// blockRunner
module blockRunner(
    input wire CLK,              
    input wire RST_BTN,          
    output wire VGA_HS_O,        
    output wire VGA_VS_O,        
    output reg [3:0] VGA_R,      
    output reg [3:0] VGA_G,      
    output reg [3:0] VGA_B,      
    output wire a, ba, c, d, e, f, g,
    output wire a1, ba1, c1, d1, e1, f1, g1,
    output wire a2, ba2, c2, d2, e2, f2, g2,
    output wire a3, ba3, c3, d3, e3, f3, g3,
    input SW0,
    input KEY0,
    input KEY1,
    input KEY2,
    input KEY3
    );
    wire rst = ~RST_BTN;     
    reg [15:0] cnt;
    reg pix_stb;
    always @(posedge CLK)
        if (RST_BTN == 1'b0)
            {pix_stb, cnt} <= 17'd0;
        else
            {pix_stb, cnt} <= cnt + 16'h8000;   
    wire [9:0] x;   
    wire [8:0] y;   
    vga640x480 display (
        .i_clk(CLK),
        .i_pix_stb(pix_stb),
        .i_rst(rst),
        .o_hs(VGA_HS_O),
        .o_vs(VGA_VS_O),
        .o_x(x),
        .o_y(y)
    );
   	wire backDrop, sun, moon, cloud, cloud2, cloud3;
   	assign backDrop = ((x > 0) & (y > 300) & (x < 640) & (y < 477)) ? 1 : 0;
	assign sun = ((x > 475) & (y > 50) & (x < 550) & (y < 125)) ? 1 : 0;
	assign moon = ((x > 475) & (y > 50) & (x < 550) & (y < 125)) ? 1 : 0;
	assign cloud = ((x > cloud1X) & (x < cloud1Width + cloud1X) & (y > 75) & (y < 125)) ? 1 : 0;
	assign cloud2 = ((x > cloud2X) & (x < cloud2Width + cloud2X) & (y > 100) & (y < 150)) ? 1 : 0;
	assign cloud3 = ((x > cloud3X) & (x < cloud3Width + cloud3X) & (y > 85) & (y < 135)) ? 1 : 0;
	assign star = ((x > 20) & (x < 25) & (y > 50) & (y < 55)) ? 1 : 0;
	assign star1 = ((x > 70) & (x < 75) & (y > 125) & (y < 130)) ? 1 : 0;
	assign star2 = ((x > 100) & (x < 105) & (y > 30) & (y < 35)) ? 1 : 0;
	assign star3 = ((x > 150) & (x < 155) & (y > 65) & (y < 70)) ? 1 : 0;
  ...
make LEC_CHECK=0 CAP_MARGIN=15 CELL_PAD_IN_SITES_DETAIL_PLACEMENT=2 CORE_MARGIN=6 CORE_UTILIZATION=68 MAX_ROUTING_LAYER=met4 MIN_ROUTING_LAYER=met2 SLEW_MARGIN=20 finish   # period 10.0 ns
run.sh (not shown) runs the stock make flow with config.mk's settings and CLKGATE_MAP_FILE=.
The first run stopped in 3_5_place_dp with DPL-0033.
Rerun with:
CAP_MARGIN = 20   (was 15)
CELL_PAD_IN_SITES_DETAIL_PLACEMENT = unset   (was 2)
CORE_MARGIN = 2   (was 6)
CORE_UTILIZATION = 66   (was 68)
CTS_CLUSTER_SIZE = 47   (was unset)
MAX_ROUTING_LAYER = unset   (was met4)
MIN_ROUTING_LAYER = unset   (was met2)
clock period = 6.75 ns   (was 10.0 ns; I/O delays follow)
- This time the run completed with no timing, DRC or antenna violations
- die size falls by 4.9%
- area after synthesis stays the same
- synthesized cell count does not change
Rerun with:
CORE_UTILIZATION = 17   (was 66)
CTS_CLUSTER_SIZE = unset   (was 47)
clock period = 8.31 ns   (was 6.75 ns; I/O delays follow)
What happened:
- worst setup slack gains 100 ps
- hold slack got worse by 20 ps
- utilization fell by 54 points
- via count falls by 4.3%
- count of clock-buffer cells in the layout is unchanged
- synthesized area is unchanged
- global-route usage is lower by 25 points
Rerun with:
CORE_UTILIZATION = 70   (was 17)
SETUP_SLACK_MARGIN = -0.27   (was unset)
clock period = 4.64 ns   (was 8.31 ns; I/O delays follow)
What happened: The changed run produced a layout that fails on negative setup slack. Routed wire length grows by 29%. Design area goes up by about 6%. Clock power is higher by about 65%. Synthesized area is unchanged. Hold slack improves by 33 ps. Total power rose by 110%. Cell count drops by about 23%. Non-clock buffer count goes up by 378.

blockRunner again, from the RTL that the note above started with.
// blockRunner
module blockRunner(
    input wire CLK,              
    input wire RST_BTN,          
    output wire VGA_HS_O,        
    output wire VGA_VS_O,        
    output reg [3:0] VGA_R,      
    output reg [3:0] VGA_G,      
    output reg [3:0] VGA_B,      
    output wire a, ba, c, d, e, f, g,
    output wire a1, ba1, c1, d1, e1, f1, g1,
    output wire a2, ba2, c2, d2, e2, f2, g2,
    output wire a3, ba3, c3, d3, e3, f3, g3,
    input SW0,
    input KEY0,
    input KEY1,
    input KEY2,
    input KEY3
    );
export LEC_CHECK = 0
export ABC_AREA = 1
export CAP_MARGIN = 20
export CELL_PAD_IN_SITES_DETAIL_PLACEMENT = 2
export CELL_PAD_IN_SITES_GLOBAL_PLACEMENT = 1
export CORE_ASPECT_RATIO = 0.52
export CORE_MARGIN = 7
export CORE_UTILIZATION = 65
export CTS_CLUSTER_DIAMETER = 107
export CTS_CLUSTER_SIZE = 37
export MAX_ROUTING_LAYER = met5
export PLACE_DENSITY = 0.61
export SETUP_SLACK_MARGIN = 0.03
export SLEW_MARGIN = 20
export TNS_END_PERCENT = 55
create_clock -name core_clock -period 5.82 [get_ports {CLK}]
The first run never finished: it broke off in global placement without I/O.
Next try:
- ABC_AREA: 1 -> unset
- CELL_PAD_IN_SITES_DETAIL_PLACEMENT: 2 -> unset
- CELL_PAD_IN_SITES_GLOBAL_PLACEMENT: 1 -> unset
- CORE_ASPECT_RATIO: 0.52 -> unset
- CORE_MARGIN: 7 -> 2
- CORE_UTILIZATION: 65 -> 40
- CTS_CLUSTER_DIAMETER: 107 -> unset
- CTS_CLUSTER_SIZE: 37 -> unset
- MAX_ROUTING_LAYER: met5 -> unset
- PLACE_DENSITY: 0.61 -> unset
- SETUP_SLACK_MARGIN: 0.03 -> unset
- TNS_END_PERCENT: 55 -> unset
- clock period: 5.82 -> 5.84 ns (I/O delays scaled with it)
After rerunning: The new run produced a clean layout; die size climbs by 42%; synthesized cell count shrinks by 16%; area after synthesis went down by 2.1%.
Next try:
- CORE_UTILIZATION: 40 -> 70
- CTS_CLUSTER_SIZE: unset -> 24
- clock period: 5.84 -> 6.38 ns (I/O delays scaled with it)
What happened:
- The changed run completed with no timing, DRC or antenna violations
- design area is lower by 3.8%
- power decreases by 11%
- worst hold slack gets better by 0.016 ns
- worst setup slack gets better by 0.010 ns
- sequential power goes down by 7.2%
- non-clock buffer count shrinks by 42
- clock skew rose by 0.023 ns
- wire length shrinks by 3.2%
- cell count came out lower by 11%
Next try:
- ABC_AREA: unset -> 1
- CTS_CLUSTER_SIZE: 24 -> unset
- HOLD_SLACK_MARGIN: unset -> -0.09
- SETUP_SLACK_MARGIN: unset -> 0.99
- clock period: 6.38 -> 5.6 ns (I/O delays scaled with it)
Outcome: Synthesized area came out higher by 2.1%; final cell count is higher by 19%; final area climbs by 5.6%; power went up by 22%; setup slack improved by 0.13 ns; count of clock-buffer cells in the layout falls by 4; wire length came out higher by 9.7%; global-route usage rises by 2.0 points; core utilization came out higher by 2.5 points; combinational power goes up by 33%.
Power figures rest on the tool's default switching activity, not on a simulated workload.
